`flow/design.v`:
```
`timescale 1ns / 1ns
module mux2_1(in_0,in_1,switch,out);
	input[14:0] in_0,in_1;					
	input 					switch;
	output[14:0] out;					
 	reg [14:0] out;					
	always@(in_0 or in_1 or switch) 
		begin
			case(switch)
				1'b0: out = in_1;
				1'b1: out = in_0;
				default: out= 0;
			endcase
		end
endmodule
`timescale 1ns / 1ns
module mux4_1(in_0,in_1,in_2,in_3,mux_sel,out);
 	input[14:0]		in_0, in_1, in_2, in_3;	
	input[1:0]			mux_sel;
	output[14:0] out;			
	reg[14:0] out;			
	always@(in_0 or in_1 or in_2 or in_3 or mux_sel)
		begin
			case(mux_sel)
			 2'b00 : out = in_0;
			 2'b01 : out = in_1;
			 2'b10 : out = in_2;
			 2'b11 : out = in_3;
			 default: out = 0;
			endcase
		end
endmodule 
`timescale 1ns / 1ns
module f_mux8_4(in0_0, in1_0, in2_0, in3_0, in0_1, in1_1, in2_1, in3_1, switch, out_0, out_1, out_2, out_3);
	input[14:0]		in0_0, in1_0, in2_0, in3_0, in0_1, in1_1, in2_1, in3_1;
	input      		switch;
	output[14:0] out_0, out_1, out_2, out_3;		
	mux2_1 M0(.in_0(in0_0), .in_1(in0_1), .switch(switch), .out(out_0));
	mux2_1 M1(.in_0(in1_0), .in_1(in1_1), .switch(switch), .out(out_1));
	mux2_1 M2(.in_0(in2_0), .in_1(in2_1), .switch(switch), .out(out_2));
	mux2_1 M3(.in_0(in3_0), .in_1(in3_1), .switch(switch), .out(out_3));
endmodule
`timescale 1ns / 1ns
module top_mux(in0_0_0, in0_1_0, in0_2_0, in0_3_0, 					
					  in0_0_1, in0_1_1, in0_2_1, in0_3_1,
 					 in1_0_0, in1_1_0, in1_2_0, in1_3_0, 
					 in1_0_1, in1_1_1, in1_2_1, in1_3_1,
 					 in2_0_0, in2_1_0, in2_2_0, in2_3_0, 
					 in2_0_1, in2_1_1, in2_2_1, in2_3_1,
 					 in3_0_0, in3_1_0, in3_2_0, in3_3_0, 
					 in3_0_1, in3_1_1, in3_2_1, in3_3_1,
					 switch,mux_sel,
					 out0_0, out0_1, out0_2, out0_3,
					 out1_0, out1_1, out1_2, out1_3,
					 out2_0, out2_1, out2_2, out2_3,
					 out3_0, out3_1, out3_2, out3_3);
	input[1:0] mux_sel;
	input switch;
	input[14:0] in0_0_0, in0_1_0, in0_2_0, in0_3_0, 						
					  in0_0_1, in0_1_1, in0_2_1, in0_3_1,		
 					 in1_0_0, in1_1_0, in1_2_0, in1_3_0, 		
					 in1_0_1, in1_1_1, in1_2_1, in1_3_1,		
 					 in2_0_0, in2_1_0, in2_2_0, in2_3_0, 		
					 in2_0_1, in2_1_1, in2_2_1, in2_3_1,		
 					 in3_0_0, in3_1_0, in3_2_0, in3_3_0, 		
					 in3_0_1, in3_1_1, in3_2_1, in3_3_1;		
	output[14:0] 	out0_0, out0_1, out0_2, out0_3,					
					 		out1_0, out1_1, out1_2, out1_3,
					 		out2_0, out2_1, out2_2, out2_3,
							out3_0, out3_1, out3_2, out3_3;
	  wire[14:0] m0_0, m0_1, m0_2, m0_3, 						
 						 m1_0, m1_1, m1_2, m1_3, 	
 						 m2_0, m2_1, m2_2, m2_3,	
 						 m3_0, m3_1, m3_2, m3_3; 	
	f_mux8_4 F0(.in0_0(in0_0_0), .in1_0(in0_1_0), .in2_0(in0_2_0), .in3_0(in0_3_0), .in0_1(in0_0_1), .in1_1(in0_1_1), .in2_1(in0_2_1), .in3_1(in0_3_1), .switch(switch), .out_0(m0_0), .out_1(m0_1), .out_2(m0_2), .out_3(m0_3));
	f_mux8_4 F1(.in0_0(in1_0_0), .in1_0(in1_1_0), .in2_0(in1_2_0), .in3_0(in1_3_0), .in0_1(in1_0_1), .in1_1(in1_1_1), .in2_1(in1_2_1), .in3_1(in1_3_1), .switch(switch), .out_0(m1_0), .out_1(m1_1), .out_2(m1_2), .out_3(m1_3));
	f_mux8_4 F2(.in0_0(in2_0_0), .in1_0(in2_1_0), .in2_0(in2_2_0), .in3_0(in2_3_0), .in0_1(in2_0_1), .in1_1(in2_1_1), .in2_1(in2_2_1), .in3_1(in2_3_1), .switch(switch), .out_0(m2_0), .out_1(m2_1), .out_2(m2_2), .out_3(m2_3));
	f_mux8_4 F3(.in0_0(in3_0_0), .in1_0(in3_1_0), .in2_0(in3_2_0), .in3_0(in3_3_0), .in0_1(in3_0_1), .in1_1(in3_1_1), .in2_1(in3_2_1), .in3_1(in3_3_1), .switch(switch), .out_0(m3_0), .out_1(m3_1), .out_2(m3_2), .out_3(m3_3));
	mux4_1 M0_0(.in_0(m0_0), .in_1(m1_0), .in_2(m2_0), .in_3(m3_0), .mux_sel(mux_sel), .out(out0_0));
	mux4_1 M0_1(.in_0(m0_1), .in_1(m1_1), .in_2(m2_1), .in_3(m3_1), .mux_sel(mux_sel), .out(out0_1));
	mux4_1 M0_2(.in_0(m0_2), .in_1(m1_2), .in_2(m2_2), .in_3(m3_2), .mux_sel(mux_sel), .out(out0_2));
	mux4_1 M0_3(.in_0(m0_3), .in_1(m1_3), .in_2(m2_3), .in_3(m3_3), .mux_sel(mux_sel), .out(out0_3));
	mux4_1 M1_0(.in_0(m1_0), .in_1(m2_0), .in_2(m3_0), .in_3(m0_0), .mux_sel(mux_sel), .out(out1_0));
	mux4_1 M1_1(.in_0(m1_1), .in_1(m2_1), .in_2(m3_1), .in_3(m0_1), .mux_sel(mux_sel), .out(out1_1));
	mux4_1 M1_2(.in_0(m1_2), .in_1(m2_2), .in_2(m3_2), .in_3(m0_2), .mux_sel(mux_sel), .out(out1_2));
	mux4_1 M1_3(.in_0(m1_3), .in_1(m2_3), .in_2(m3_3), .in_3(m0_3), .mux_sel(mux_sel), .out(out1_3));
	mux4_1 M2_0(.in_0(m2_0), .in_1(m3_0), .in_2(m0_0), .in_3(m1_0), .mux_sel(mux_sel), .out(out2_0));
	mux4_1 M2_1(.in_0(m2_1), .in_1(m3_1), .in_2(m0_1), .in_3(m1_1), .mux_sel(mux_sel), .out(out2_1));
	mux4_1 M2_2(.in_0(m2_2), .in_1(m3_2), .in_2(m0_2), .in_3(m1_2), .mux_sel(mux_sel), .out(out2_2));
	mux4_1 M2_3(.in_0(m2_3), .in_1(m3_3), .in_2(m0_3), .in_3(m1_3), .mux_sel(mux_sel), .out(out2_3));
	mux4_1 M3_0(.in_0(m3_0), .in_1(m0_0), .in_2(m1_0), .in_3(m2_0), .mux_sel(mux_sel), .out(out3_0));
	mux4_1 M3_1(.in_0(m3_1), .in_1(m0_1), .in_2(m1_1), .in_3(m2_1), .mux_sel(mux_sel), .out(out3_1));
	mux4_1 M3_2(.in_0(m3_2), .in_1(m0_2), .in_2(m1_2), .in_3(m2_2), .mux_sel(mux_sel), .out(out3_2));
	mux4_1 M3_3(.in_0(m3_3), .in_1(m0_3), .in_2(m1_3), .in_3(m2_3), .mux_sel(mux_sel), .out(out3_3));
endmodule
`timescale 1ns / 1ns
module demux1_4( in, mux_sel, out_0, out_1, out_2, out_3);
	input[14:0] in;
	input [1:0] mux_sel;
	output[14:0]  out_0, out_1, out_2, out_3;
	assign out_0 = in;
	assign out_1 = in;
	assign out_2 = in;
	assign out_3 = in;
endmodule
`timescale 1ns / 1ns
module demux1_8( in, switch , mux_sel, out0_0 , out0_1, out1_0 , out1_1, out2_0 , out2_1, out3_0, out3_1);
	input[14:0] in;
	input switch;
	input [1:0] mux_sel;
	output[14:0] out0_0 , out0_1, out1_0 , out1_1, out2_0 , out2_1, out3_0, out3_1;
	wire [14:0] wire_0, wire_1;
	demux1_4 d0( .in(wire_0), .mux_sel(mux_sel), .out_0(out0_0), .out_1(out1_0), .out_2(out2_0), .out_3(out3_0));
	demux1_4 d1( .in(wire_1), .mux_sel(mux_sel), .out_0(out0_1), .out_1(out1_1), .out_2(out2_1), .out_3(out3_1));
	assign wire_0 = in;
	assign wire_1 = in;
endmodule
`timescale 1ns / 1ns
module weight_table0(clk, rst, in_0, in_1 , in_2, in_3, weight_sum);
	input clk,rst;
	input [7:0] in_0,in_1,in_2,in_3;   
	output [14:0] weight_sum;
	reg[14:0] mult_0,mult_1,mult_2,mult_3;
	reg[14:0] temp_0,temp_1,temp_2,temp_3;
	reg[14:0] weight_sum;
	always@(in_1 or in_2 or in_3 or in_0) 
   begin
	  mult_0 = 15'b0;
	  mult_1 = {in_1,7'b0};
	  mult_2 = 15'b0;
	  mult_3 = 15'b0;
   end
	always@(posedge clk) 
	 begin
	  temp_0 <= mult_0;
	  temp_1 <= mult_1;
	  temp_2 <= mult_2;
	  temp_3 <= mult_3;
	 end
  always@(temp_0 or temp_1	or temp_2	or temp_3	)
	 begin
		weight_sum = temp_0 + temp_1	+ temp_2	+temp_3;
	 end	
endmodule
`timescale 1ns / 1ns
module weight_table1(clk, rst, in_0, in_1 , in_2, in_3, weight_sum);
	input clk,rst;
	input [7:0] in_0,in_1,in_2,in_3;   
	output [14:0] weight_sum;
	reg[14:0] mult_0,mult_1,mult_2,mult_3;
	reg[14:0] temp_0,temp_1,temp_2,temp_3;
	reg[14:0] weight_sum;
	always@(in_1 or in_2 or in_3 or in_0) 
   begin
	  mult_0 = {4'b0,in_0,3'b0} + {7'b0,in_0};
	  mult_1 = {1'b0,in_1,6'b0} + {2'b0,in_1,5'b0} + {4'b0,in_1,3'b0} + {5'b0,in_1,2'b0} + {6'b0,in_1,1'b0} + {7'b0,in_1};
	  mult_2 = {3'b0,in_2,4'b0} + {4'b0,in_2,3'b0} + {5'b0,in_2,2'b0} + {7'b0,in_2};
	  mult_3 = {6'b0,in_3,1'b0} + {7'b0,in_3};
   end
	always@(posedge clk) 
	 begin
	  temp_0 <= mult_0;
	  temp_1 <= mult_1;
	  temp_2 <= mult_2;
	  temp_3 <= mult_3;
	 end
  always@(temp_0 or temp_1	or temp_2	or temp_3	)
	 begin
		weight_sum =  temp_1 - temp_0	+ temp_2	- temp_3;
	 end	
endmodule
`timescale 1ns / 1ns
module weight_table2(clk, rst, in_0, in_1 , in_2, in_3, weight_sum);
	input clk,rst;
	input [7:0] in_0,in_1,in_2,in_3;   
	output [14:0] weight_sum;
	reg[14:0] mult_0,mult_1,mult_2,mult_3;
	reg[14:0] temp_0,temp_1,temp_2,temp_3;
	reg[14:0] weight_sum;
	always@(in_1 or in_2 or in_3 or in_0) 
   begin
	  mult_0 = {4'b0,in_0,3'b0};
	  mult_1 = {1'b0,in_1,6'b0} + {4'b0,in_1,3'b0};
	  mult_2 = {1'b0,in_2,6'b0} + {4'b0,in_2,3'b0};
	  mult_3 = {4'b0,in_3,3'b0};
   end
	always@(posedge clk) 
	 begin
	  temp_0 <= mult_0;
	  temp_1 <= mult_1;
	  temp_2 <= mult_2;
	  temp_3 <= mult_3;
	 end
  always@(temp_0 or temp_1	or temp_2	or temp_3	)
	 begin
		weight_sum = temp_1 - temp_0	+ temp_2	- temp_3;
	 end	
endmodule
`timescale 1ns / 1ns
module weight_table3(clk, rst, in_0, in_1 , in_2, in_3, weight_sum);
	input clk,rst;
	input [7:0] in_0,in_1,in_2,in_3;   
	output [14:0] weight_sum;
	reg[14:0] mult_0,mult_1,mult_2,mult_3;
	reg[14:0] temp_0,temp_1,temp_2,temp_3;
	reg[14:0] weight_sum;
	always@(in_1 or in_2 or in_3 or in_0) 
   begin
	  mult_0 = {6'b0,in_0,1'b0} + {7'b0,in_0};
	  mult_1 = {3'b0,in_1,4'b0} + {4'b0,in_1,3'b0} + {5'b0,in_1,2'b0} + {7'b0,in_1};
	  mult_2 = {1'b0,in_2,6'b0} + {2'b0,in_2,5'b0} + {4'b0,in_2,3'b0} + {5'b0,in_2,2'b0} + {6'b0,in_2,1'b0} + {7'b0,in_2};
	  mult_3 = {4'b0,in_3,3'b0} + {7'b0,in_3};
   end
	always@(posedge clk) 
	 begin
	  temp_0 <= mult_0;
	  temp_1 <= mult_1;
	  temp_2 <= mult_2;
	  temp_3 <= mult_3;
	 end
  always@(temp_0 or temp_1	or temp_2	or temp_3	)
	 begin
		weight_sum = temp_1 - temp_0	+ temp_2	- temp_3;
	 end	
endmodule
`timescale 1ns / 1ns
module y_weight_table0(clk, rst, in_0, in_1 , in_2, in_3, weight_sum);
	input clk,rst;
	input [14:0] in_0,in_1,in_2,in_3;   
	output [7:0] weight_sum;
   reg[14:0] weight_sum_temp;
	reg[21:0] mult_0,mult_1,mult_2,mult_3;
	reg[21:0] temp_0,temp_1,temp_2,temp_3;
	always@(in_1 or in_2 or in_3 or in_0) 
   begin
	  mult_0 = 22'b0;
	  mult_1 = {in_1,7'b0};
	  mult_2 = 22'b0;
	  mult_3 = 22'b0;
   end
	always@(posedge clk) 
	 begin
	  temp_0 <= mult_0;
	  temp_1 <= mult_1;
	  temp_2 <= mult_2;
	  temp_3 <= mult_3;
	 end
  always@(temp_0 or temp_1	or temp_2	or temp_3	)
	 begin
		weight_sum_temp = temp_0[21:7] + temp_1[21:7]	+ temp_2[21:7]	+temp_3[21:7];
	 end	
	assign weight_sum = weight_sum_temp[14:7];
endmodule
`timescale 1ns / 1ns
module y_weight_table1(clk, rst, in_0, in_1 , in_2, in_3, weight_sum);
	input clk,rst;
	input [14:0] in_0,in_1,in_2,in_3;   
	output [7:0] weight_sum;
	reg[21:0] mult_0,mult_1,mult_2,mult_3;
	reg[21:0] temp_0,temp_1,temp_2,temp_3;
	reg[14:0] weight_sum_temp;
	always@(in_1 or in_2 or in_3 or in_0) 
   begin
	  mult_0 = {4'b0,in_0,3'b0} + {7'b0,in_0};
	  mult_1 = {1'b0,in_1,6'b0} + {2'b0,in_1,5'b0} + {4'b0,in_1,3'b0} + {5'b0,in_1,2'b0} + {6'b0,in_1,1'b0} + {7'b0,in_1};
	  mult_2 = {3'b0,in_2,4'b0} + {4'b0,in_2,3'b0} + {5'b0,in_2,2'b0} + {7'b0,in_2};
	  mult_3 = {6'b0,in_3,1'b0} + {7'b0,in_3};
   end
	always@(posedge clk) 
	 begin
	  temp_0 <= mult_0;
	  temp_1 <= mult_1;
	  temp_2 <= mult_2;
	  temp_3 <= mult_3;
	 end
  always@(temp_0 or temp_1	or temp_2	or temp_3	)
	 begin
		weight_sum_temp = temp_1[21:7] - temp_0[21:7]	+ temp_2[21:7]	- temp_3[21:7];
	 end	
  assign weight_sum = weight_sum_temp[14:7];
endmodule
`timescale 1ns / 1ns
module y_weight_table2(clk, rst, in_0, in_1 , in_2, in_3, weight_sum);
	input clk,rst;
	input [14:0] in_0,in_1,in_2,in_3;   
	output [7:0] weight_sum;
	reg[21:0] mult_0,mult_1,mult_2,mult_3;
	reg[21:0] temp_0,temp_1,temp_2,temp_3;
	reg[14:0] weight_sum_temp;
	always@(in_1 or in_2 or in_3 or in_0) 
   begin
	  mult_0 = {4'b0,in_0,3'b0};
	  mult_1 = {1'b0,in_1,6'b0} + {4'b0,in_1,3'b0};
	  mult_2 = {1'b0,in_2,6'b0} + {4'b0,in_2,3'b0};
	  mult_3 = {4'b0,in_3,3'b0};
   end
	always@(posedge clk) 
	 begin
	  temp_0 <= mult_0;
	  temp_1 <= mult_1;
	  temp_2 <= mult_2;
	  temp_3 <= mult_3;
	 end
  always@(temp_0 or temp_1	or temp_2	or temp_3	)
	 begin
		weight_sum_temp = temp_1[21:7] - temp_0[21:7]	+ temp_2[21:7]	- temp_3[21:7];
	 end	
  assign weight_sum = weight_sum_temp[14:7];
endmodule
`timescale 1ns / 1ns
module y_weight_table3(clk, rst, in_0, in_1 , in_2, in_3, weight_sum);
	input clk,rst;
	input [14:0] in_0,in_1,in_2,in_3;   
	output [7:0] weight_sum;
	reg[21:0] mult_0,mult_1,mult_2,mult_3;
	reg[21:0] temp_0,temp_1,temp_2,temp_3;
	reg[14:0] weight_sum_temp;
	always@(in_1 or in_2 or in_3 or in_0) 
   begin
	  mult_0 = {6'b0,in_0,1'b0} + {7'b0,in_0};
	  mult_1 = {3'b0,in_1,4'b0} + {5'b0,in_1,2'b0} + {4'b0,in_1,3'b0} + {7'b0,in_1};
	  mult_2 = {1'b0,in_2,6'b0} + {2'b0,in_2,5'b0} + {4'b0,in_2,3'b0} + {5'b0,in_2,2'b0} + {6'b0,in_2,1'b0} + {7'b0,in_2};
	  mult_3 = {4'b0,in_3,3'b0} + {7'b0,in_3};
   end
	always@(posedge clk) 
	 begin
	  temp_0 <= mult_0;
	  temp_1 <= mult_1;
	  temp_2 <= mult_2;
	  temp_3 <= mult_3;
	 end
  always@(temp_0 or temp_1	or temp_2	or temp_3	)
	 begin
		weight_sum_temp = temp_1[21:7] - temp_0[21:7]	+ temp_2[21:7]	- temp_3[21:7];
	 end	
  assign weight_sum = weight_sum_temp[14:7];
endmodule
`timescale 1ns / 1ns
module input_array(clk, rst, act, in, out_0, out_1, out_2, out_3);
 input clk,rst,act;
 input[7:0] in;
 output [7:0] out_0, out_1, out_2, out_3;
 reg [7:0]input_array_0 [0:3];
 reg [7:0]input_array_1 [0:3];
 reg [7:0]input_array_2 [0:3];
 reg [7:0]input_array_3 [0:3];
 reg [1:0] count;
 reg [7:0] out_0, out_1, out_2, out_3;
 reg enable;
 always@(posedge clk or negedge rst) 
 begin
  if(!rst)
   count <= 2'b00;
 else
   begin
    case(act)
     1'b0:
 			count <= count;
     1'b1: begin
   				  if(count==2'b11)
     					 count<= 2'b00;
    				  else
             count <= count+1; 
          end 
	  endcase
   end
 end
 always@(posedge clk)
  begin
   if(act==0) begin
  					 input_array_3[0] <= input_array_3[0];
 					 input_array_3[3] <= input_array_3[3];
  					 input_array_3[2] <= input_array_3[2];
 					 input_array_3[1] <= input_array_3[1];
  					 input_array_2[0] <= input_array_2[0];
 					 input_array_2[3] <= input_array_2[3];
  					 input_array_2[2] <= input_array_2[2];
 					 input_array_2[1] <= input_array_2[1];
  					 input_array_1[0] <= input_array_1[0];
 					 input_array_1[3] <= input_array_1[3];
  					 input_array_1[2] <= input_array_1[2];
 					 input_array_1[1] <= input_array_1[1];
  					 input_array_0[0] <= input_array_0[0];
 					 input_array_0[3] <= input_array_0[3];
  					 input_array_0[2] <= input_array_0[2];
 					 input_array_0[1] <= input_array_0[1];
          end
  else begin
     case(count)		 
  		  3'b00 : begin 
  					 input_array_0[0] <= in;
 					 input_array_3[3] <= input_array_3[2];
  					 input_array_3[2] <= input_array_3[1];
 					 input_array_3[1] <= input_array_3[0];
           end
   		  3'b01 : begin
	           input_array_1[0] <= in;
 					 input_array_0[3] <= input_array_0[2];
  					 input_array_0[2] <= input_array_0[1];
 					 input_array_0[1] <= input_array_0[0];
           end
    		 3'b10 : begin
             input_array_2[0] <= in;
 					 input_array_1[3] <= input_array_1[2];
  					 input_array_1[2] <= input_array_1[1];
 					 input_array_1[1] <= input_array_1[0];
           end
    	  3'b11 : begin
             input_array_3[0] <= in;
 					 input_array_2[3] <= input_array_2[2];
  					 input_array_2[2] <= input_array_2[1];
 					 input_array_2[1] <= input_array_2[0];
           end
     endcase
    end
   end 
 always @ (count or input_array_0[0] or input_array_0[1] or input_array_0[2] or input_array_0[3]or input_array_1[0] or input_array_1[1] or input_array_1[2] or input_array_1[3]or input_array_2[0] or input_array_2[1] or input_array_2[2] or input_array_2[3]or input_array_3[0] or input_array_3[1] or input_array_3[2] or input_array_3[3])
  begin
   case(count)
    2'b01 : begin
					  out_0 = input_array_0[0];
					  out_1 = input_array_0[1];
					  out_2 = input_array_0[2];
					  out_3 = input_array_0[3];
           end
    2'b10 : begin
					  out_0 = input_array_1[0];
					  out_1 = input_array_1[1];
					  out_2 = input_array_1[2];
					  out_3 = input_array_1[3];
           end
    2'b11 : begin
					  out_0 = input_array_2[0];
					  out_1 = input_array_2[1];
					  out_2 = input_array_2[2];
					  out_3 = input_array_2[3];
           end
    2'b00 : begin
					  out_0 = input_array_3[0];
					  out_1 = input_array_3[1];
					  out_2 = input_array_3[2];
					  out_3 = input_array_3[3];
           end
   endcase
end 
endmodule
`timescale 1ns / 1ns
module bicubic(clk, rst, act, in, out_0, out_1, out_2, out_3);
	input clk,rst,act;
	input [7:0] in;
  wire oooooooooooooooo;
	wire [7:0] in_0,in_1,in_2,in_3;   
	output [7:0] out_0, out_1, out_2, out_3;
	wire [1:0] ooooooooooo;
	wire[14:0] x_weight_sum_0;
	wire[14:0] x_weight_sum_1;
	wire[14:0] x_weight_sum_2;
	wire[14:0] x_weight_sum_3;
	wire[7:0] y_weight_sum_0;	
	wire[7:0] y_weight_sum_1;
	wire[7:0] y_weight_sum_2;
	wire[7:0] y_weight_sum_3;
	 input_array A(.clk(clk), .rst(rst), .act(act), .in(in),
					.out_0(in_3), .out_1(in_2), .out_2(in_1), .out_3(in_0));
	reg[14:0] array0_0 [3:0];
	reg[14:0] array0_1 [3:0];
	reg[14:0] array1_0 [3:0];
	reg[14:0] array1_1 [3:0];
	reg[14:0] array2_0 [3:0];
	reg[14:0] array2_1 [3:0];
	reg[14:0] array3_0 [3:0];
	reg[14:0] array3_1 [3:0];
	reg[1:0] mux_sel;
	reg switch;
	wire[14:0] dm0_0_0, dm0_1_0, dm0_2_0, dm0_3_0, 				
					  dm0_0_1, dm0_1_1, dm0_2_1, dm0_3_1,
 					 dm1_0_0, dm1_1_0, dm1_2_0, dm1_3_0, 
					 dm1_0_1, dm1_1_1, dm1_2_1, dm1_3_1,
 					 dm2_0_0, dm2_1_0, dm2_2_0, dm2_3_0, 
					 dm2_0_1, dm2_1_1, dm2_2_1, dm2_3_1,
 					 dm3_0_0, dm3_1_0, dm3_2_0, dm3_3_0, 
					 dm3_0_1, dm3_1_1, dm3_2_1, dm3_3_1;
  wire[14:0]  array0_0_0, array0_1_0, array0_2_0, array0_3_0, 					
					  array0_0_1, array0_1_1, array0_2_1, array0_3_1,
 					 array1_0_0, array1_1_0, array1_2_0, array1_3_0, 
					 array1_0_1, array1_1_1, array1_2_1, array1_3_1,
 					 array2_0_0, array2_1_0, array2_2_0, array2_3_0, 
					 array2_0_1, array2_1_1, array2_2_1, array2_3_1,
 					 array3_0_0, array3_1_0, array3_2_0, array3_3_0, 
					 array3_0_1, array3_1_1, array3_2_1, array3_3_1;
	wire[14:0]  y_in0_0,y_in0_1,y_in0_2,y_in0_3,				
					  y_in1_0,y_in1_1,y_in1_2,y_in1_3,
					  y_in2_0,y_in2_1,y_in2_2,y_in2_3,
					  y_in3_0,y_in3_1,y_in3_2,y_in3_3;
	assign array0_0_0= array0_0[0];		
	assign array0_1_0= array0_0[1];		
	assign array0_2_0= array0_0[2];		
	assign array0_3_0= array0_0[3];		
	assign array1_0_0= array1_0[0];		
	assign array1_1_0= array1_0[1];		
	assign array1_2_0= array1_0[2];		
	assign array1_3_0= array1_0[3];		
	assign array2_0_0= array2_0[0];		
	assign array2_1_0= array2_0[1];		
	assign array2_2_0= array2_0[2];		
	assign array2_3_0= array2_0[3];		
	assign array3_0_0= array3_0[0];		
	assign array3_1_0= array3_0[1];		
	assign array3_2_0= array3_0[2];		
	assign array3_3_0= array3_0[3];		
	assign array0_0_1= array0_1[0];		
	assign array0_1_1= array0_1[1];		
	assign array0_2_1= array0_1[2];		
	assign array0_3_1= array0_1[3];		
	assign array1_0_1= array1_1[0];		
	assign array1_1_1= array1_1[1];		
	assign array1_2_1= array1_1[2];		
	assign array1_3_1= array1_1[3];		
	assign array2_0_1= array2_1[0];		
	assign array2_1_1= array2_1[1];		
	assign array2_2_1= array2_1[2];		
	assign array2_3_1= array2_1[3];		
	assign array3_0_1= array3_1[0];		
	assign array3_1_1= array3_1[1];		
	assign array3_2_1= array3_1[2];		
	assign array3_3_1= array3_1[3];		
	assign out_0 = y_weight_sum_0;
	assign out_1 = y_weight_sum_1;
	assign out_2 = y_weight_sum_2;
	assign out_3 = y_weight_sum_3;
	weight_table0 x0(.clk(clk), .rst(rst), .in_0(in_0), .in_1(in_1), .in_2(in_2), .in_3(in_3), .weight_sum(x_weight_sum_0));
	weight_table1 x1(.clk(clk), .rst(rst), .in_0(in_0), .in_1(in_1), .in_2(in_2), .in_3(in_3), .weight_sum(x_weight_sum_1));
	weight_table2 x2(.clk(clk), .rst(rst), .in_0(in_0), .in_1(in_1), .in_2(in_2), .in_3(in_3), .weight_sum(x_weight_sum_2));
	weight_table3 x3(.clk(clk), .rst(rst), .in_0(in_0), .in_1(in_1), .in_2(in_2), .in_3(in_3), .weight_sum(x_weight_sum_3));
	demux1_8 dm0( .in(x_weight_sum_0), .switch(switch) , .mux_sel(mux_sel), .out0_0(dm0_0_0) , .out0_1(dm0_0_1), .out1_0(dm0_1_0) , .out1_1(dm0_1_1), .out2_0(dm0_2_0) , .out2_1(dm0_2_1), .out3_0(dm0_3_0), .out3_1(dm0_3_1));
	demux1_8 dm1( .in(x_weight_sum_1), .switch(switch) , .mux_sel(mux_sel), .out0_0(dm1_0_0) , .out0_1(dm1_0_1), .out1_0(dm1_1_0) , .out1_1(dm1_1_1), .out2_0(dm1_2_0) , .out2_1(dm1_2_1), .out3_0(dm1_3_0), .out3_1(dm1_3_1));
	demux1_8 dm2( .in(x_weight_sum_2), .switch(switch) , .mux_sel(mux_sel), .out0_0(dm2_0_0) , .out0_1(dm2_0_1), .out1_0(dm2_1_0) , .out1_1(dm2_1_1), .out2_0(dm2_2_0) , .out2_1(dm2_2_1), .out3_0(dm2_3_0), .out3_1(dm2_3_1));
	demux1_8 dm3( .in(x_weight_sum_3), .switch(switch) , .mux_sel(mux_sel), .out0_0(dm3_0_0) , .out0_1(dm3_0_1), .out1_0(dm3_1_0) , .out1_1(dm3_1_1), .out2_0(dm3_2_0) , .out2_1(dm3_2_1), .out3_0(dm3_3_0), .out3_1(dm3_3_1));
	top_mux top(.in0_0_0(array0_0_0), .in0_1_0(array0_1_0), .in0_2_0(array0_2_0), .in0_3_0(array0_3_0), 					
					  .in0_0_1(array0_0_1), .in0_1_1(array0_1_1), .in0_2_1(array0_2_1), .in0_3_1(array0_3_1),
						.in1_0_0(array1_0_0), .in1_1_0(array1_1_0), .in1_2_0(array1_2_0), .in1_3_0(array1_3_0), 							
						.in1_0_1(array1_0_1), .in1_1_1(array1_1_1), .in1_2_1(array1_2_1), .in1_3_1(array1_3_1),							
						.in2_0_0(array2_0_0), .in2_1_0(array2_1_0), .in2_2_0(array2_2_0), .in2_3_0(array2_3_0), 							
						.in2_0_1(array2_0_1), .in2_1_1(array2_1_1), .in2_2_1(array2_2_1), .in2_3_1(array2_3_1),									
 						.in3_0_0(array3_0_0), .in3_1_0(array3_1_0), .in3_2_0(array3_2_0), .in3_3_0(array3_3_0), 							
						.in3_0_1(array3_0_1), .in3_1_1(array3_1_1), .in3_2_1(array3_2_1), .in3_3_1(array3_3_1),	
						.switch(switch), .mux_sel(mux_sel),					
					 .out0_0(y_in0_0), .out0_1(y_in0_1), .out0_2(y_in0_2), .out0_3(y_in0_3),
					 .out1_0(y_in1_0), .out1_1(y_in1_1), .out1_2(y_in1_2), .out1_3(y_in1_3),
					 .out2_0(y_in2_0), .out2_1(y_in2_1), .out2_2(y_in2_2), .out2_3(y_in2_3),
					 .out3_0(y_in3_0), .out3_1(y_in3_1), .out3_2(y_in3_2), .out3_3(y_in3_3));
	y_weight_table0 y0(.clk(clk), .rst(rst), .in_0(y_in0_0), .in_1(y_in0_1), .in_2(y_in0_2), .in_3(y_in0_3), .weight_sum(y_weight_sum_0));
	y_weight_table1 y1(.clk(clk), .rst(rst), .in_0(y_in1_0), .in_1(y_in1_1), .in_2(y_in1_2), .in_3(y_in1_3), .weight_sum(y_weight_sum_1));
	y_weight_table2 y2(.clk(clk), .rst(rst), .in_0(y_in2_0), .in_1(y_in2_1), .in_2(y_in2_2), .in_3(y_in2_3), .weight_sum(y_weight_sum_2));
	y_weight_table3 y3(.clk(clk), .rst(rst), .in_0(y_in3_0), .in_1(y_in3_1), .in_2(y_in3_2), .in_3(y_in3_3), .weight_sum(y_weight_sum_3));
	always@(posedge clk or negedge rst)
	 begin
		if(!rst)
			mux_sel <=2'b10;
		else begin
		 case(act)
       1'b0: mux_sel <= mux_sel;
       1'b1: begin 
		 				if(mux_sel == 2'b11)
				 			mux_sel <= 2'b00;
						else
				 			mux_sel <= mux_sel +1;
					  end
 		  endcase
      end
	  end
	always@(posedge clk or negedge rst) 
	 begin
		if(!rst)
			switch <= 1;
		else
		 if(mux_sel == 2'b11)
			switch <= !switch;
		 else 
			switch <=switch;
	 end
	always@(posedge clk )
	  begin
			case({switch,mux_sel})
					3'b000: begin  
									array0_0[0] <= dm0_0_0;
									array1_0[0] <= dm1_0_0;
									array2_0[0] <= dm2_0_0;
									array3_0[0] <= dm3_0_0;
								 end
					3'b001: begin  
									array0_0[1] <= dm0_1_0;
									array1_0[1] <= dm1_1_0;
									array2_0[1] <= dm2_1_0;
									array3_0[1] <= dm3_1_0;
								 end
					3'b010: begin  
									array0_0[2] <= dm0_2_0;
									array1_0[2] <= dm1_2_0;
									array2_0[2] <= dm2_2_0;
									array3_0[2] <= dm3_2_0;
								 end
					3'b011: begin  
									array0_0[3] <= dm0_3_0;
									array1_0[3] <= dm1_3_0;
									array2_0[3] <= dm2_3_0;
									array3_0[3] <= dm3_3_0;
								 end
					3'b100: begin  
									array0_1[0] <= dm0_0_1;
									array1_1[0] <= dm1_0_1;
									array2_1[0] <= dm2_0_1;
									array3_1[0] <= dm3_0_1;
								 end
					3'b101: begin  
									array0_1[1] <= dm0_1_1;
									array1_1[1] <= dm1_1_1;
									array2_1[1] <= dm2_1_1;
									array3_1[1] <= dm3_1_1;
								 end
					3'b110: begin  
									array0_1[2] <= dm0_2_1;
									array1_1[2] <= dm1_2_1;
									array2_1[2] <= dm2_2_1;
									array3_1[2] <= dm3_2_1;
								 end
					3'b111: begin  
									array0_1[3] <= dm0_3_1;
									array1_1[3] <= dm1_3_1;
									array2_1[3] <= dm2_3_1;
									array3_1[3] <= dm3_3_1;
								 end
	 			endcase
	  end
endmodule
```
`flow/run.sh`:
```
#!/bin/bash
# the make line also repeats each setting of config.mk as NAME=value (left out here)
make -C /OpenROAD-flow-scripts/flow DESIGN_CONFIG=/design/flow/config.mk WORK_HOME=/design/flow/orfs CLKGATE_MAP_FILE= finish
```
`flow/config.mk`:
```
export PLATFORM = sky130hd
export DESIGN_NAME = bicubic
export DESIGN_NICKNAME = bicubic
export VERILOG_FILES = /design/flow/design.v
export SDC_FILE = /design/flow/constraint.sdc
export NUM_CORES = 4
export LEC_CHECK = 0
export CAP_MARGIN = 20
export CELL_PAD_IN_SITES_DETAIL_PLACEMENT = 0
export CELL_PAD_IN_SITES_GLOBAL_PLACEMENT = 0
export CORE_ASPECT_RATIO = 0.72
export CORE_MARGIN = 2
export CORE_UTILIZATION = 72
export CTS_CLUSTER_SIZE = 80
export MAX_ROUTING_LAYER = met4
export SETUP_SLACK_MARGIN = -0.05
export SLEW_MARGIN = 20
export TNS_END_PERCENT = 15
```
`flow/constraint.sdc`:
```
create_clock -name core_clock -period 5.09 [get_ports {clk}]
set_input_delay 1.0180 -clock core_clock [delete_from_list [all_inputs] [get_ports {clk}]]
set_output_delay 1.0180 -clock core_clock [all_outputs]
set_load 0.01 [all_outputs]
```
==> results of run 1 <==
-- per-stage QoR --
| stage | hold slack, ns | utilization | setup WS, ns |
|---|---|---|---|
| 2_1_floorplan | 0.420 | - | -1.13 |
| 3_3_place_gp | 0.422 | 0.813 | -0.514 |
| 3_5_place_dp | 0.430 | 0.813 | -0.636 |
| 4_1_cts | 0.437 | 0.865 | -0.459 |
| 5_1_grt | 0.446 | 0.881 | -0.688 |
| 6_report | 0.438 | 0.881 | -0.578 |
-- cell type report --
cell class,count,area (um^2)
clock inverter,38,447
antenna,6,15.0
inverter,620,2340
sequential,828,21900
fill,3212,8220
clock buffer,111,2390
tap,924,1160
timing repair buffer,707,5830
multi-input combinational,2854,27100
-- per-layer routing --
metal  wire length (um)  GRT usage
met1              60100      0.615
met2              65400      0.607
met3              22500      0.122
met4               5480      0.132
met5                  0          -
-- timing repair --
item	in CTS	in global routing
pin swaps	67	63
gates cloned	2	2
setup endpoints to repair	86	111
resized	221	177
setup buffers	17	39
==> metrics.log, run 1 <==
[flow] final metrics
[metrics] Nets: 5,843
[metrics] Most used DFF post-synth: sky130_fd_sc_hd__edfxtp_1
[metrics] final weighted congestion of routability-driven global placement: 1.04
[metrics] length of the first detailed-routing pass in iterations: 7
[metrics] Congestion Overflow GR: 0
[metrics] cells after synthesis: 4,426
[metrics] WP depth: 21
[metrics] cell with the most instances after synthesis: sky130_fd_sc_hd__inv_1
[metrics] max-capacitance violation count: 0
[metrics] number of buffers inserted during clock tree synthesis: 80
[metrics] violated checks: setup timing
[metrics] chip area estimate from yosys synthesis: 0.0504 mm^2
[metrics] hold buffers post-CTS: 0
[metrics] transition time of the tightest slew-check pin: 1.23 ns
[metrics] Hold Crit Start: A.input_array_2[0][7]
[metrics] worst hold-check path type: flip-flop to flip-flop
[metrics] number of nets with antenna violations after detailed routing: 0
[metrics] share of synthesized cell area in and, or, nand and nor gates: 0.0716
[metrics] worst-skew pair later-pin latency: 0.67 ns
[metrics] CTS H-Tree Depth: 3
[metrics] Total Routing Usage GR: 0.433
[metrics] Top logic family: adder cells
[metrics] result of the run: complete, but fails checks
[metrics] family with the most delay on the worst path: adder cells
[metrics] crit share post-route: 1.11
[metrics] CP max stage delay: 0.64 ns
[metrics] number of enable flip-flop cells: 528
[metrics] final-report setup violation count: 52
[metrics] most area-consuming cells after synthesis: sky130_fd_sc_hd__edfxtp_1, sky130_fd_sc_hd__fa_1, sky130_fd_sc_hd__dfxtp_1, sky130_fd_sc_hd__ha_1, sky130_fd_sc_hd__inv_1
[metrics] worst slew margin relative to its limit: 0.172
[metrics] hold-critical path depth: 0
[metrics] x dimension of the die: approximately 320 um
[metrics] synthesis-to-finish area growth: 21.4%
[metrics] boundary pin count: 43
[metrics] crit path launch type: flip-flop
[metrics] cell total after placement: about 5,900
[metrics] HPWL after detailed placement: about 110,000 um
[metrics] area fraction in full adders, half adders and majority gates: 0.229
[metrics] per-cell routed wire length: 25.2 um
[metrics] Floorplan Core Area: between 0.06 and 0.07 mm^2
[metrics] maximum buffer depth of the clock tree: 3
[metrics] std cell rows: 82
[metrics] Top cell area share: 0.315
[metrics] Setup Skew: around 0.032 ns
[metrics] number of cells on the worst reg-to-reg path: 21
[metrics] RSZ-0062 raised after global routing: yes
[metrics] number of warnings in the stage logs: 63
[metrics] end of the worst register-to-register path: y3.temp_2[19]
[metrics] average footprint of a synthesized cell: approximately 11 um^2
[metrics] proportion of register bits with asynchronous set or reset after synthesis: 0.00604
[metrics] end of the critical path: y3.temp_2[19]
[metrics] Clock Sinks: 828
[metrics] Worst Hold Path EP: A.input_array_2[1][7]
[metrics] vias post-DR: ~38,000
[metrics] aggregate negative setup slack: -12.71 ns
[metrics] area of the chip: 0.0721 mm^2
[metrics] Yosys Warn Count: 24
[metrics] smallest setup slack after layout: -0.578 ns
[metrics] violation count after the first detailed-route iteration: 5,472
[metrics] crit path cell chain: buf_12 > buf_16 > mux2i_4 > nor2_1 > o41ai_2 > inv_1 > fa_1 > fa_1 > inv_1 > fa_1 > inv_1 > ha_1 > or3_1 > o21ai_2 > o311ai_4 > o21a_1 > o31a_1 > buf_4 > o21a_1 > nor2_2 > xnor2_1
[metrics] number of global-route vias before repair: 38,200
[metrics] XOR/XNOR Area Share: 0.0483
[metrics] cells in synth_stat.txt: 4,426
[metrics] master cell of the clock root buffer: sky130_fd_sc_hd__clkbuf_16
[metrics] Post-Syn Nets: 5,178
[metrics] first-pass GRT wire length: approximately 230,000 um
[metrics] Worst Path Class, Setup: flip-flop to flip-flop
[metrics] Post-synth seq share: 0.435
[metrics] post-layout min period: about 5.7 ns
[metrics] worst path arrival time: 6.25 ns
[metrics] CP max-delay cell: sky130_fd_sc_hd__dfstp_4
[metrics] TritonCTS clock tree: done
[metrics] reg-to-reg slack, setup: -0.58 ns
[metrics] via-per-instance ratio: 6.30
[metrics] fmax: 176 MHz
[metrics] MUX share of area: 0.0509
[metrics] post-detailed-routing wire length: 154,000 um
[metrics] compound-gate portion of the synthesized area: 0.109
[metrics] peak fanout along the critical path: 8
[metrics] total standard cell area after synthesis: around 0.050 mm^2
[metrics] Final Cell Area: 0.0611 mm^2
[metrics] Required @ worst endpoint: roughly 5.7 ns
[metrics] Setup crit start: switch
[metrics] ranking of synthesized cells by instance count: sky130_fd_sc_hd__inv_1, sky130_fd_sc_hd__edfxtp_1, sky130_fd_sc_hd__ha_1
[metrics] element type at the critical path end: flip-flop
[metrics] Die Ht: between 200 and 250 um
[metrics] number of distinct library cell variants in the gate-level netlist after synthesis: 82
[metrics] cell taking the most area after synthesis: sky130_fd_sc_hd__edfxtp_1
[metrics] startpoint of the worst-slack reg-to-reg timing path: switch
[metrics] post-detailed-route DRC marker count: 0
[metrics] number of buffers inserted by port buffering: 42
[metrics] Core Util at FP: 0.726
[metrics] number of max-slew violations in the final report: 0
[metrics] post-place instance area: 0.0564 mm^2
[metrics] number of antenna violations at the first check in global routing: 5
[metrics] final hold violation count: 0
[metrics] final non-filler cell total: 6,088
[metrics] Buffers & Inverters on Critical Path: 6
[metrics] pin count of the biggest net entering global routing: 51
[metrics] Synth flops: 828
[metrics] clock edge transition at the registers on the reported setup and hold paths: 0.07 ns
==> run 2, diff against run 1 <==
- SETUP_SLACK_MARGIN: -0.05 -> 3.26
- clock period: 5.09 -> 11.9 ns (I/O delays scaled with it)
==> metrics.log, run 2 <==
[flow] final metrics
[metrics] result of the run: complete, no violations
[metrics] area fraction in full adders, half adders and majority gates: 0.229 (unchanged)
[metrics] number of warnings in the stage logs: 62 (-1.6%)
[metrics] Setup Skew: 0.0260 ns (-0.00566 ns)
[metrics] peak fanout along the critical path: 42 (+34)
[metrics] element type at the critical path end: flip-flop
[metrics] crit path launch type: flip-flop
[metrics] most area-consuming cells after synthesis: sky130_fd_sc_hd__edfxtp_1, sky130_fd_sc_hd__fa_1, sky130_fd_sc_hd__dfxtp_1, sky130_fd_sc_hd__ha_1, sky130_fd_sc_hd__inv_1
[metrics] hold buffers post-CTS: 0 (unchanged)
[metrics] end of the worst register-to-register path: y3.temp_2[21]
[metrics] via-per-instance ratio: 6.20 (-1.5%)
[metrics] post-detailed-route DRC marker count: 0 (unchanged)
[metrics] Total Routing Usage GR: 0.378 (-0.0548)
[metrics] Setup crit start: switch
[metrics] number of fillers in the final layout: 4,464 (+39%)
[metrics] chip area estimate from yosys synthesis: 0.0504 mm^2 (unchanged)
[metrics] cells in synth_stat.txt: 4,426 (unchanged)
[metrics] end of the critical path: y3.temp_2[21]
[metrics] Post-Syn Nets: 5,178 (unchanged)
[metrics] ranking of synthesized cells by instance count: sky130_fd_sc_hd__inv_1, sky130_fd_sc_hd__edfxtp_1, sky130_fd_sc_hd__ha_1
[metrics] post-layout min period: 7.72 ns (+2.05 ns)
[metrics] Required @ worst endpoint: 12.49 ns (+6.82 ns)
[metrics] Floorplan Core Area: 0.0694 mm^2 (unchanged)
[metrics] maximum buffer depth of the clock tree: 3 (unchanged)
[metrics] hold-critical path depth: 0 (unchanged)
[metrics] TritonCTS clock tree: done
[metrics] number of enable flip-flop cells: 528 (unchanged)
[metrics] Buffers & Inverters on Critical Path: 4 (-2)
[metrics] Worst Hold Path EP: A.input_array_0[1][2]
[metrics] Multi-input gate area: 0.0257 mm^2 (-4.9%)
[metrics] cells after synthesis: 4,426 (unchanged)
[metrics] compound-gate portion of the synthesized area: 0.109 (unchanged)
[metrics] area of the chip: 0.0721 mm^2 (unchanged)
[metrics] proportion of register bits with asynchronous set or reset after synthesis: 0.00604 (unchanged)
[metrics] aggregate negative setup slack: 0 ns (+12.71 ns)
[metrics] family with the most delay on the worst path: AND-OR/OR-AND gates
[metrics] master cell of the clock root buffer: sky130_fd_sc_hd__clkbuf_16
[metrics] worst path arrival time: 8.31 ns (+2.06 ns)
[metrics] reg-to-reg slack, setup: 4.18 ns (+4.76 ns)
[metrics] post-detailed-routing wire length: 129,000 um (-16%)
[metrics] synthesis-to-finish area growth: 8.43%
[metrics] per-cell routed wire length: 23.5 um (-6.7%)
[metrics] cell with the most instances after synthesis: sky130_fd_sc_hd__inv_1
[metrics] Worst Path Class, Setup: flip-flop to flip-flop
[metrics] Core Util at FP: 0.726 (unchanged)
[metrics] Nets: 5,239 (-10%)
[metrics] MUX share of area: 0.0509 (unchanged)
[metrics] worst-skew pair later-pin latency: 0.66 ns (about the same)
[metrics] WP depth: 20 (-4.8%)
[metrics] vias post-DR: 34,000 (-11%)
[metrics] Register Area: 0.0219 mm^2 (about the same)
[metrics] Hold Slack: 0.441 ns (+0.00245 ns)
[metrics] HPWL after detailed placement: 97,000 um (-12%)
[metrics] boundary pin count: 43 (unchanged)
[metrics] RSZ-0062 raised after global routing: no
[metrics] transition time of the tightest slew-check pin: 1.31 ns (+0.0750 ns)
[metrics] Yosys Warn Count: 24 (unchanged)
[metrics] final hold violation count: 0 (unchanged)
[metrics] violation count after the first detailed-route iteration: 4,382 (-20%)
[metrics] first-pass GRT wire length: 198,000 um (-13%)
[metrics] total standard cell area after synthesis: 0.0504 mm^2 (unchanged)
[metrics] Die Ht: 228 um (unchanged)
[metrics] clock edge transition at the registers on the reported setup and hold paths: 0.07 ns (about the same)
[metrics] CP max stage delay: 0.99 ns (+0.35 ns)
[metrics] fmax: 130 MHz (-27%)
[metrics] length of the first detailed-routing pass in iterations: 9 (+2)
[metrics] Most used DFF post-synth: sky130_fd_sc_hd__edfxtp_1
[metrics] Post-synth seq share: 0.435 (unchanged)
[metrics] Final Cell Area: 0.0546 mm^2 (-11%)
[metrics] Synth flops: 828 (unchanged)
[metrics] average footprint of a synthesized cell: 11.4 um^2 (unchanged)
[metrics] max-capacitance violation count: 0 (unchanged)
[metrics] crit path cell chain: buf_4 > mux2_2 > a22oi_1 > o21a_1 > inv_1 > fa_1 > fa_1 > inv_1 > fa_1 > inv_1 > ha_1 > o21a_1 > a2111oi_0 > o311ai_0 > o21a_1 > o31a_1 > nor4_1 > a21oi_1 > a21oi_1 > xnor2_1
[metrics] XOR/XNOR Area Share: 0.0483 (unchanged)
[metrics] share of synthesized cell area in and, or, nand and nor gates: 0.0716 (unchanged)
[metrics] number of max-slew violations in the final report: 0 (unchanged)
[metrics] worst slew margin relative to its limit: 0.128 (-0.0441)
[metrics] std cell rows: 82 (unchanged)
[metrics] number of distinct library cell variants in the gate-level netlist after synthesis: 82 (unchanged)
[metrics] number of antenna violations at the first check in global routing: 5 (unchanged)
[metrics] startpoint of the worst-slack reg-to-reg timing path: switch
[metrics] number of global-route vias before repair: 33,100 (-13%)
[metrics] Congestion Overflow GR: 0 (unchanged)
[metrics] final weighted congestion of routability-driven global placement: 0.945 (-9.3%)
[metrics] Top cell area share: 0.315 (unchanged)
[metrics] number of cells on the worst reg-to-reg path: 20 (-4.8%)
[metrics] cells resized by post-CTS repair: 0 (-100%)
[metrics] worst hold-check path type: flip-flop to flip-flop
[metrics] number of setup buffers added after CTS: 0 (-17)
[metrics] cell taking the most area after synthesis: sky130_fd_sc_hd__edfxtp_1
[metrics] Top logic family: adder cells
[metrics] x dimension of the die: 316 um (unchanged)
[metrics] CTS H-Tree Depth: 3 (unchanged)
[metrics] crit share post-route: 0.649 (-0.465)
[metrics] number of nets with antenna violations after detailed routing: 0 (unchanged)
[metrics] Hold Crit Start: A.input_array_0[0][2]
[metrics] pin count of the biggest net entering global routing: 166 (+230%)
[metrics] CP max-delay cell: sky130_fd_sc_hd__dfstp_4
[metrics] number of buffers inserted during clock tree synthesis: 80 (unchanged)
[metrics] number of buffers inserted by port buffering: 42 (unchanged)
[metrics] post-place instance area: 0.0520 mm^2 (-7.8%)
[metrics] final-report setup violation count: 0 (-100%)
[metrics] Clock Sinks: 828 (unchanged)
==> run 2: cell type report <==
| class | count | share of cell area |
|---|---|---|
| antenna | 3 | 0.000137 |
| clock buffer | 111 | 0.0422 |
| clock inverter | 38 | 0.00557 |
| inverter | 620 | 0.0426 |
| multi-input combinational | 2854 | 0.471 |
| sequential | 828 | 0.401 |
| tap | 924 | 0.0212 |
| timing repair buffer | 103 | 0.0165 |
==> run 2: metrics by stage <==
step           setup WS (ns)   util  std cells
4_1_cts                 4.26  0.787       5478
3_5_place_dp            4.28  0.749       5329
5_1_grt                 3.71  0.787       5481
6_report                4.18  0.787       5481
2_1_floorplan           4.57      -       4426
3_3_place_gp            4.52  0.749       5329
==> run 2: routing by layer <==
metal / up-vias / wire length [um] / GRT usage
met3: 238 / 15400 / 0.0924
li1: 15500 / - / -
met4: 0 / 3500 / 0.0991
met2: 1753 / 52500 / 0.511
met1: 16500 / 57500 / 0.571
met5: - / 0 / -
==> run 3, diff against run 2 <==
- CORE_UTILIZATION: 72 -> 63
- clock period: 11.9 -> 9.52 ns (I/O delays scaled with it)
==> metrics.log, run 3 <==
[flow] final metrics
[metrics] Final Cell Area: 0.0557 mm^2 (+2.1%)
[metrics] XOR/XNOR Area Share: 0.0483 (unchanged)
[metrics] worst-skew pair later-pin latency: 0.65 ns (about the same)
[metrics] hold buffers post-CTS: 0 (unchanged)
[metrics] crit share post-route: 0.672 (+0.0232)
[metrics] crit path launch type: flip-flop
[metrics] smallest setup slack after layout: 3.12 ns (-1.06 ns)
[metrics] Floorplan Core Area: 0.0787 mm^2 (+13%)
[metrics] reg-to-reg slack, setup: 3.33 ns (-0.85 ns)
[metrics] length of the first detailed-routing pass in iterations: 9 (unchanged)
[metrics] final weighted congestion of routability-driven global placement: 0.978 (+3.6%)
[metrics] std cell rows: 87 (+6.1%)
[metrics] post-layout min period: 6.40 ns
[metrics] element type at the critical path end: output port
[metrics] first-pass GRT wire length: 197,000 um (-0.42%)
[metrics] CTS H-Tree Depth: 3 (unchanged)
[metrics] final hold violation count: 0 (unchanged)
[metrics] maximum buffer depth of the clock tree: 3 (unchanged)
[metrics] cell total after placement: 5,471 (+2.7%)
[metrics] cells after synthesis: 4,426 (unchanged)
[metrics] area fraction in full adders, half adders and majority gates: 0.229 (unchanged)
[metrics] number of nets with antenna violations after detailed routing: 0 (unchanged)
[metrics] post-detailed-routing wire length: 132,000 um (+2.6%)
[metrics] number of fillers in the final layout: 5,717 (+28%)
[metrics] cell with the most instances after synthesis: sky130_fd_sc_hd__inv_1
[metrics] cell repeated most along the worst path: sky130_fd_sc_hd__o21a_1
[metrics] compound-gate portion of the synthesized area: 0.109 (unchanged)
[metrics] crit path cell chain: inv_2 > fa_1 > inv_1 > fa_2 > inv_1 > ha_1 > and3b_1 > o21a_1 > o21a_1 > o21a_1 > o211ai_1 > a311oi_2 > o21a_1 > buf_4 > nor2_1 > clkdlybuf4s50_1
[metrics] Synth flops: 828 (unchanged)
[metrics] per-cell routed wire length: 23.3 um (-0.95%)
[metrics] CP max-delay cell: sky130_fd_sc_hd__clkdlybuf4s50_1
[metrics] pin count of the biggest net entering global routing: 118 (-29%)
[metrics] share of the core filled with cells: 0.708 (-0.0792)
[metrics] Yosys Warn Count: 24 (unchanged)
[metrics] number of cells on the worst reg-to-reg path: 21 (+5.0%)
[metrics] Top cell area share: 0.315 (unchanged)
[metrics] number of warnings in the stage logs: 66 (+6.5%)
[metrics] end of the worst register-to-register path: x1.temp_1[14]
[metrics] via-per-instance ratio: 5.87 (-5.3%)
[metrics] Setup crit start: y3.temp_3[7]
[metrics] boundary pin count: 43 (unchanged)
[metrics] ranking of synthesized cells by instance count: sky130_fd_sc_hd__inv_1, sky130_fd_sc_hd__edfxtp_1, sky130_fd_sc_hd__ha_1
[metrics] area of the chip: 0.0823 mm^2 (+14%)
[metrics] worst hold-check path type: flip-flop to flip-flop
[metrics] Post-Syn Nets: 5,178 (unchanged)
[metrics] Hold Slack: 0.444 ns (+0.00360 ns)
[metrics] synthesis-to-finish area growth: 10.7%
[metrics] worst slew margin relative to its limit: 0.165 (+0.0375)
[metrics] cell taking the most area after synthesis: sky130_fd_sc_hd__edfxtp_1
[metrics] startpoint of the worst-slack reg-to-reg timing path: A.count[0]
[metrics] peak fanout along the critical path: 2 (-95%)
[metrics] cells in synth_stat.txt: 4,426 (unchanged)
[metrics] TritonCTS clock tree: done
[metrics] total standard cell area after synthesis: 0.0504 mm^2 (unchanged)
[metrics] number of max-slew violations in the final report: 0 (unchanged)
[metrics] transition time of the tightest slew-check pin: 1.25 ns (-0.0563 ns)
[metrics] number of global-route vias before repair: 31,900 (-3.9%)
[metrics] Congestion Overflow GR: 0 (unchanged)
[metrics] WP depth: 16 (-20%)
[metrics] post-detailed-route DRC marker count: 0 (unchanged)
[metrics] clock edge transition at the registers on the reported setup and hold paths: 0.06 ns (about the same)
[metrics] max-capacitance violation count: 0 (unchanged)
[metrics] RSZ-0062 raised after global routing: yes
[metrics] Core Util at FP: 0.640 (-0.0862)
[metrics] Register Area: 0.0219 mm^2 (about the same)
[metrics] number of antenna violations at the first check in global routing: 1 (-4)
[metrics] vias post-DR: 33,400 (-1.9%)
[metrics] Required @ worst endpoint: 7.62 ns (-4.87 ns)
[metrics] Nets: 5,293 (+1.0%)
[metrics] violation count after the first detailed-route iteration: 3,743 (-15%)
[metrics] Total Routing Usage GR: 0.334 (-0.0441)
[metrics] Worst Hold Path EP: A.input_array_0[3][3]
[metrics] fmax: 156 MHz
[metrics] number of buffers inserted during clock tree synthesis: 81 (+1.3%)
[metrics] aggregate negative setup slack: 0 ns (unchanged)
[metrics] MUX share of area: 0.0509 (unchanged)
[metrics] final-report setup violation count: 0 (unchanged)
[metrics] share of synthesized cell area in and, or, nand and nor gates: 0.0716 (unchanged)
[metrics] Worst Path Class, Setup: flip-flop to output port
[metrics] post-place instance area: 0.0522 mm^2 (+0.43%)
[metrics] hold-critical path depth: 0 (unchanged)
[metrics] final non-filler cell total: 5,680 (+3.6%)
[metrics] family with the most delay on the worst path: AND-OR/OR-AND gates
[metrics] Clock Sinks: 828 (unchanged)
[metrics] Post-synth seq share: 0.435 (unchanged)
[metrics] x dimension of the die: 337 um (+6.8%)
[metrics] number of distinct library cell variants in the gate-level netlist after synthesis: 82 (unchanged)
[metrics] average footprint of a synthesized cell: 11.4 um^2 (unchanged)
[metrics] number of buffers inserted by port buffering: 42 (unchanged)
[metrics] CP max stage delay: 0.56 ns (-0.43 ns)
[metrics] Most used DFF post-synth: sky130_fd_sc_hd__edfxtp_1
[metrics] Buffers & Inverters on Critical Path: 5 (+1)
[metrics] HPWL after detailed placement: 99,700 um (+2.8%)
[metrics] chip area estimate from yosys synthesis: 0.0504 mm^2 (unchanged)
[metrics] proportion of register bits with asynchronous set or reset after synthesis: 0.00604 (unchanged)
[metrics] master cell of the clock root buffer: sky130_fd_sc_hd__clkbuf_16
[metrics] Multi-input gate area: 0.0260 mm^2 (+1.1%)
[metrics] number of enable flip-flop cells: 528 (unchanged)
[metrics] Setup Skew: 0.0280 ns (+0.00196 ns)
[metrics] worst slack at placement: 2.73 ns (-1.55 ns)
[metrics] Die Ht: 244 um (+6.8%)
[metrics] end of the critical path: out_3[3]
[metrics] worst path arrival time: 4.49 ns (-3.82 ns)
[metrics] Top logic family: adder cells
[metrics] Hold Crit Start: A.input_array_0[2][3]
[metrics] result of the run: complete, no violations
[metrics] most area-consuming cells after synthesis: sky130_fd_sc_hd__edfxtp_1, sky130_fd_sc_hd__fa_1, sky130_fd_sc_hd__dfxtp_1, sky130_fd_sc_hd__ha_1, sky130_fd_sc_hd__inv_1
run 3: repair_timing:
| item | 4_1_cts | 5_1_grt |
|---|---|---|
| resized | 34 | 80 |
| buffers inserted | 6 | 47 |
| gates cloned | 0 | 2 |
| endpoints found under the hold margin | 0 | 0 |
| pin swaps | 12 | 14 |
| endpoints found under the setup margin | 43 | 52 |
run 3: layer usage:
metal,track usage,part of all wire,vias up
li1,-,-,15600
met4,0.0651,0.019,0
met3,0.116,0.12,152
met1,0.502,0.47,16200
met2,0.434,0.39,1413
met5,-,0,-
run 3: final cells by class:
cell class,instances,share of cell area
multi-input cells,2854,0.466
diodes,3,0.000135
clock inverters,43,0.00613
repair buffers,156,0.0270
well taps,1068,0.0240
clock buffers,108,0.0415
flip-flops and latches,828,0.393
inverters,620,0.0422
==> run 4, diff against run 3 <==
- CELL_PAD_IN_SITES_DETAIL_PLACEMENT: 0 -> default
- CELL_PAD_IN_SITES_GLOBAL_PLACEMENT: 0 -> default
- CORE_ASPECT_RATIO: 0.72 -> default
- CORE_UTILIZATION: 63 -> 65
- CTS_CLUSTER_SIZE: 80 -> default
- MAX_ROUTING_LAYER: met4 -> default
- SETUP_SLACK_MARGIN: 3.26 -> default
- TNS_END_PERCENT: 15 -> default
- clock period: 9.52 -> 4.52 ns (I/O delays scaled with it)
==> metrics.log, run 4 <==
[flow] final metrics
[metrics] via-per-instance ratio: 5.75 (-2.1%)
[metrics] CP max stage delay: 0.68 ns (+0.12 ns)
[metrics] Floorplan Core Area: 0.0771 mm^2 (-2.1%)
[metrics] hold-critical path depth: 0 (unchanged)
[metrics] Top logic family: adder cells
[metrics] worst slew margin relative to its limit: 0.264 (+0.0990)
[metrics] Die Ht: 282 um (+16%)
[metrics] crit share post-route: 1.21 (+0.536)
[metrics] master cell of the clock root buffer: sky130_fd_sc_hd__clkbuf_16
[metrics] Setup Skew: 0.0595 ns (+0.0315 ns)
[metrics] cell with the most instances after synthesis: sky130_fd_sc_hd__inv_1
[metrics] post-detailed-route DRC marker count: 0 (unchanged)
[metrics] post-layout min period: between 5 and 6 ns
[metrics] Synth flops: 828 (unchanged)
[metrics] number of diodes added for antenna fixing: 0 (-3)
[metrics] Worst Hold Path EP: A.input_array_0[1][2]
[metrics] number of buffers inserted by port buffering: 42 (unchanged)
[metrics] Congestion Overflow GR: 0 (unchanged)
[metrics] Post-Syn Nets: 5,178 (unchanged)
[metrics] share of synthesized cell area in and, or, nand and nor gates: 0.0716 (unchanged)
[metrics] std cell rows: 102 (+17%)
[metrics] WP depth: 22 (+6)
[metrics] ranking of synthesized cells by instance count: sky130_fd_sc_hd__inv_1, sky130_fd_sc_hd__edfxtp_1, sky130_fd_sc_hd__ha_1
[metrics] share of the core filled with cells: 0.821 (+0.113)
[metrics] number of distinct library cell variants in the gate-level netlist after synthesis: 82 (unchanged)
[metrics] maximum buffer depth of the clock tree: 3 (unchanged)
[metrics] Hold Crit Start: A.input_array_0[0][2]
[metrics] synthesis-to-finish area growth: 25.6%
[metrics] boundary pin count: 43 (unchanged)
[metrics] startpoint of the worst-slack reg-to-reg timing path: switch
[metrics] number of global-route vias before repair: 36,600 (+15%)
[metrics] crit path cell chain: buf_6 > buf_12 > buf_6 > buf_6 > mux2_4 > a22o_4 > fa_1 > inv_1 > fa_2 > inv_1 > ha_1 > ha_1 > nand3b_1 > o21ai_2 > a2111oi_4 > o311ai_2 > o21a_1 > o31a_1 > nor4_2 > a21oi_2 > a21oi_2 > xnor2_1
[metrics] most area-consuming cells after synthesis: sky130_fd_sc_hd__edfxtp_1, sky130_fd_sc_hd__fa_1, sky130_fd_sc_hd__dfxtp_1, sky130_fd_sc_hd__ha_1, sky130_fd_sc_hd__inv_1
[metrics] cells in synth_stat.txt: 4,426 (unchanged)
[metrics] reg-to-reg slack, setup: -0.94 ns (-4.27 ns)
[metrics] element type at the critical path end: flip-flop
[metrics] average footprint of a synthesized cell: 11.4 um^2 (unchanged)
[metrics] Most used DFF post-synth: sky130_fd_sc_hd__edfxtp_1
[metrics] total standard cell area after synthesis: 0.0504 mm^2 (unchanged)
[metrics] cell taking the most area after synthesis: sky130_fd_sc_hd__edfxtp_1
[metrics] final-report setup violation count: 88 (+88)
[metrics] Required @ worst endpoint: 5.10 ns (-2.52 ns)
[metrics] Yosys Warn Count: 24 (unchanged)
[metrics] hold buffers post-CTS: 0 (unchanged)
[metrics] post-detailed-routing wire length: 138,000 um (+4.2%)
[metrics] first-pass GRT wire length: 204,000 um (+3.4%)
[metrics] XOR/XNOR Area Share: 0.0483 (unchanged)
[metrics] Worst Path Class, Setup: flip-flop to flip-flop
[metrics] number of fillers in the final layout: 4,533 (-21%)
[metrics] aggregate negative setup slack: -44.80 ns (-44.80 ns)
[metrics] area of the chip: 0.0797 mm^2 (-3.1%)
[metrics] proportion of register bits with asynchronous set or reset after synthesis: 0.00604 (unchanged)
[metrics] Setup crit start: switch
[metrics] violation count after the first detailed-route iteration: 2,691 (-28%)
[metrics] crit path launch type: flip-flop
[metrics] vias post-DR: 36,500 (+9.4%)
[metrics] number of max-slew violations in the final report: 0 (unchanged)
[metrics] clock edge transition at the registers on the reported setup and hold paths: 0.06 ns (about the same)
[metrics] smallest setup slack after layout: -0.941 ns (-4.06 ns)
[metrics] number of antenna violations at the first check in global routing: 1 (unchanged)
[metrics] end of the worst register-to-register path: y3.temp_2[21]
[metrics] pin count of the biggest net entering global routing: 76 (-36%)
[metrics] number of enable flip-flop cells: 528 (unchanged)
[metrics] Post-synth seq share: 0.435 (unchanged)
[metrics] x dimension of the die: 282 um (-16%)
[metrics] worst-skew pair later-pin latency: 0.69 ns (+0.04 ns)
[metrics] Nets: 5,994 (+13%)
[metrics] CP max-delay cell: sky130_fd_sc_hd__dfstp_4
[metrics] result of the run: complete, but fails checks
[metrics] worst hold-check path type: flip-flop to flip-flop
[metrics] compound-gate portion of the synthesized area: 0.109 (unchanged)
[metrics] transition time of the tightest slew-check pin: 1.10 ns (-0.152 ns)
[metrics] HPWL after detailed placement: 104,000 um (+4.0%)
[metrics] number of buffers inserted during clock tree synthesis: 88 (+8.6%)
[metrics] Core Util at FP: 0.653 (+0.0134)
[metrics] final weighted congestion of routability-driven global placement: 0.938 (-4.1%)
[metrics] area fraction in full adders, half adders and majority gates: 0.229 (unchanged)
[metrics] number of cells on the worst reg-to-reg path: 22 (+4.8%)
[metrics] end of the critical path: y3.temp_2[21]
[metrics] per-cell routed wire length: 21.7 um (-6.8%)
[metrics] Clock Sinks: 828 (unchanged)
[metrics] number of warnings in the stage logs: 63 (-4.5%)
[metrics] number of nets with antenna violations after detailed routing: 0 (unchanged)
[metrics] Total Routing Usage GR: 0.341 (+0.00744)
[metrics] CTS H-Tree Depth: 3 (unchanged)
[metrics] length of the first detailed-routing pass in iterations: 7 (-2)
[metrics] cells after synthesis: 4,426 (unchanged)
[metrics] max-capacitance violation count: 0 (unchanged)
[metrics] Top cell area share: 0.315 (unchanged)
[metrics] final hold violation count: 0 (unchanged)
[metrics] peak fanout along the critical path: 7 (+5)
[metrics] RSZ-0062 raised after global routing: yes
[metrics] violated checks: setup timing
[metrics] cell repeated most along the worst path: sky130_fd_sc_hd__buf_6
[metrics] family with the most delay on the worst path: AND-OR/OR-AND gates
[metrics] chip area estimate from yosys synthesis: 0.0504 mm^2 (unchanged)
[metrics] MUX share of area: 0.0509 (unchanged)
[metrics] worst path arrival time: 6.04 ns (+1.55 ns)
[metrics] TritonCTS clock tree: done
[metrics] fmax: 183 MHz
[metrics] Buffers & Inverters on Critical Path: 6 (+1)
-- run 4: cell type report --
class / count / area, um^2 / share of cell area
clock buffer: 117 / 2390 / 0.0378
clock inverter: 43 / 523 / 0.00827
inverter: 620 / 2340 / 0.0370
multi-input combinational: 2854 / 27800 / 0.439
sequential: 828 / 21900 / 0.346
tap: 1040 / 1300 / 0.0206
timing repair buffer: 850 / 7030 / 0.111
-- run 4: metal layers --
layer | vias up | track usage | wire, um
met5 | - | 0 | 0
met4 | 0 | 0.173 | 8440
met3 | 332 | 0.0472 | 8400
met2 | 1271 | 0.579 | 66800
met1 | 17900 | 0.430 | 54200
li1 | 17000 | - | -
-- run 4: what timing repair did --
item | 4_1_cts | 5_1_grt
endpoints found under the setup margin | 169 | 200
pin swaps | 93 | 105
buffers inserted | 42 | 73
resized | 307 | 282
endpoints found under the hold margin | 0 | 0
gates cloned | 2 | 3
-- run 4: stage by stage --
stage,setup WS [ns],hold WS [ns],cell area [um^2],cells
2_1_floorplan,-1.70,0.420,51000,4426
3_3_place_gp,-0.932,0.430,57500,6081
3_5_place_dp,-1.02,0.432,57500,6081
4_1_cts,-0.910,0.446,61400,6283
5_1_grt,-1.11,0.456,63300,6352
6_report,-0.941,0.448,63300,6352
